run 1:
// alu
module alu #(
    parameter INST_W = 4,
    parameter INT_W  = 6,
    parameter FRAC_W = 10,
    parameter DATA_W = INT_W + FRAC_W
)(
    input                      i_clk,
    input                      i_rst_n,
    input                      i_in_valid,
    output                     o_busy,
    input         [INST_W-1:0] i_inst,
    input  signed [DATA_W-1:0] i_data_a,
    input  signed [DATA_W-1:0] i_data_b,
    output                     o_out_valid,
    output        [DATA_W-1:0] o_data
);
    localparam ADD = 4'b0000,
	       	   SUB = 4'b0001,
	           MUL = 4'b0010,
	           ACC = 4'b0011,
	           SOFTPLUS = 4'b0100,
	       	   XOR = 4'b0101,
	       	   RS = 4'b0110,
	           LR = 4'b0111,
	           CNTZERO = 4'b1000,
	           RMATCH = 4'b1001,
			   DIV3 = 16'b0101_0101_0101_0101,  
			   DIV9 = 16'b0001_1100_0111_0001,
			   BUSY = 1;
	reg signed [DATA_W-1:0] i_data_a_R;
  ...
clock: 8.5 ns
lec_check: 0
abc_area: 1
cap_margin: 35
core_margin: 2
core_utilization: 40
cts_cluster_size: 32
gpl_routability_driven: 0
gpl_timing_driven: 0
place_density_lb_addon: 0.22
slew_margin: 20
run.sh (not shown) runs the stock make flow with config.mk's settings and CLKGATE_MAP_FILE=.
The following lists how run 2 was set up differently from run 1:
# run 1
export LEC_CHECK = 0
export ABC_AREA = 1
export CAP_MARGIN = 35
export CORE_MARGIN = 2
export CORE_UTILIZATION = 40
export CTS_CLUSTER_SIZE = 32
export GPL_ROUTABILITY_DRIVEN = 0
export GPL_TIMING_DRIVEN = 0
export PLACE_DENSITY_LB_ADDON = 0.22
export SLEW_MARGIN = 20
create_clock -name core_clock -period 8.5 [get_ports {i_clk}]
# run 2
export LEC_CHECK = 0
export CAP_MARGIN = 20
export CORE_MARGIN = 2
export CORE_UTILIZATION = 65
export CTS_CLUSTER_DIAMETER = 227
export SETUP_SLACK_MARGIN = -0.37
export SLEW_MARGIN = 20
create_clock -name core_clock -period 6.69 [get_ports {i_clk}]
- Between run 2 and run 1, mean instance size in the synthesized netlist is higher for run 2, run 1 comes in under that.
- global routing: run 2 exited with error
- Post-synthesis chip area from yosys in run 2 is 3900 um^2 below run 1.
- Run 2 against run 1; synthesized cell count is down by more than 10%.
- Sort run 2 and run 1 by area of the core region asc -> top: run 2
- In the reports for run 2 and run 1, the larger number of CTS-inserted buffers belongs to run 1.
- Delta (run 2 minus run 1): fraction of the yosys area taken by sequential cells grew by 1.4 points; compound-cell area share of the yosys netlist grew by 7.3 points.
### run 2 -> run 3
# run 2
export LEC_CHECK = 0
export CAP_MARGIN = 20
export CORE_MARGIN = 2
export CORE_UTILIZATION = 65
export CTS_CLUSTER_DIAMETER = 227
export SETUP_SLACK_MARGIN = -0.37
export SLEW_MARGIN = 20
create_clock -name core_clock -period 6.69 [get_ports {i_clk}]
# run 3
export LEC_CHECK = 0
export ABC_AREA = 1
export CAP_MARGIN = 20
export CELL_PAD_IN_SITES_GLOBAL_PLACEMENT = 0
export CORE_MARGIN = 2
export CORE_UTILIZATION = 70
export CTS_CLUSTER_DIAMETER = 269
export CTS_CLUSTER_SIZE = 65
export MAX_ROUTING_LAYER = met4
export MIN_ROUTING_LAYER = met1
export PLACE_DENSITY_LB_ADDON = 0.16
export SETUP_SLACK_MARGIN = -0.43
export SLEW_MARGIN = 5
export TNS_END_PERCENT = 75
create_clock -name core_clock -period 6.33 [get_ports {i_clk}]
==> comparison <==
Status for run 2 and run 3: no clean run. Run 3 vs run 2, number of setup buffers added after CTS went down by 20. Comparing starting density of the core for run 2 and run 3, the smaller number came from run 2. Run 3 vs run 2 on area fraction in and, or, nand and nor cells: run 3 is the higher one. As of run 3, synthesized area had risen by a little under 10% compared to run 2. From run 2 to run 3 the numbers moved as follows: number of sinks on the clock net saw little to no change; adder-cell share of the synthesized area saw a decrease. Between run 2 and run 3, the flow reports number of instances in the synthesized netlist increasing by more than a quarter.
[inputs] run 4 vs run 3
# run 3
export LEC_CHECK = 0
export ABC_AREA = 1
export CAP_MARGIN = 20
export CELL_PAD_IN_SITES_GLOBAL_PLACEMENT = 0
export CORE_MARGIN = 2
export CORE_UTILIZATION = 70
export CTS_CLUSTER_DIAMETER = 269
export CTS_CLUSTER_SIZE = 65
export MAX_ROUTING_LAYER = met4
export MIN_ROUTING_LAYER = met1
export PLACE_DENSITY_LB_ADDON = 0.16
export SETUP_SLACK_MARGIN = -0.43
export SLEW_MARGIN = 5
export TNS_END_PERCENT = 75
create_clock -name core_clock -period 6.33 [get_ports {i_clk}]
# run 4
export LEC_CHECK = 0
export CAP_MARGIN = 20
export CORE_MARGIN = 2
export CORE_UTILIZATION = 68
export SLEW_MARGIN = 20
create_clock -name core_clock -period 7.73 [get_ports {i_clk}]
Notes after the runs:
[flow] run 4 | stages: complete | final checks: fail | reason: negative setup slack
Against run 3, run 4 comes in 1 higher on number of H-tree levels.
When run 4 is set beside run 3, its fraction of the yosys area taken by sequential cells turns out to be 1.4 points larger.
In run 4, mean instance size in the synthesized netlist is higher than in run 3.
The synthesized area of run 4 falls short of that of run 3 by 7.3%.
For the effective utilization at floorplan, run 4 came in 2.3 points lower than run 3 did.
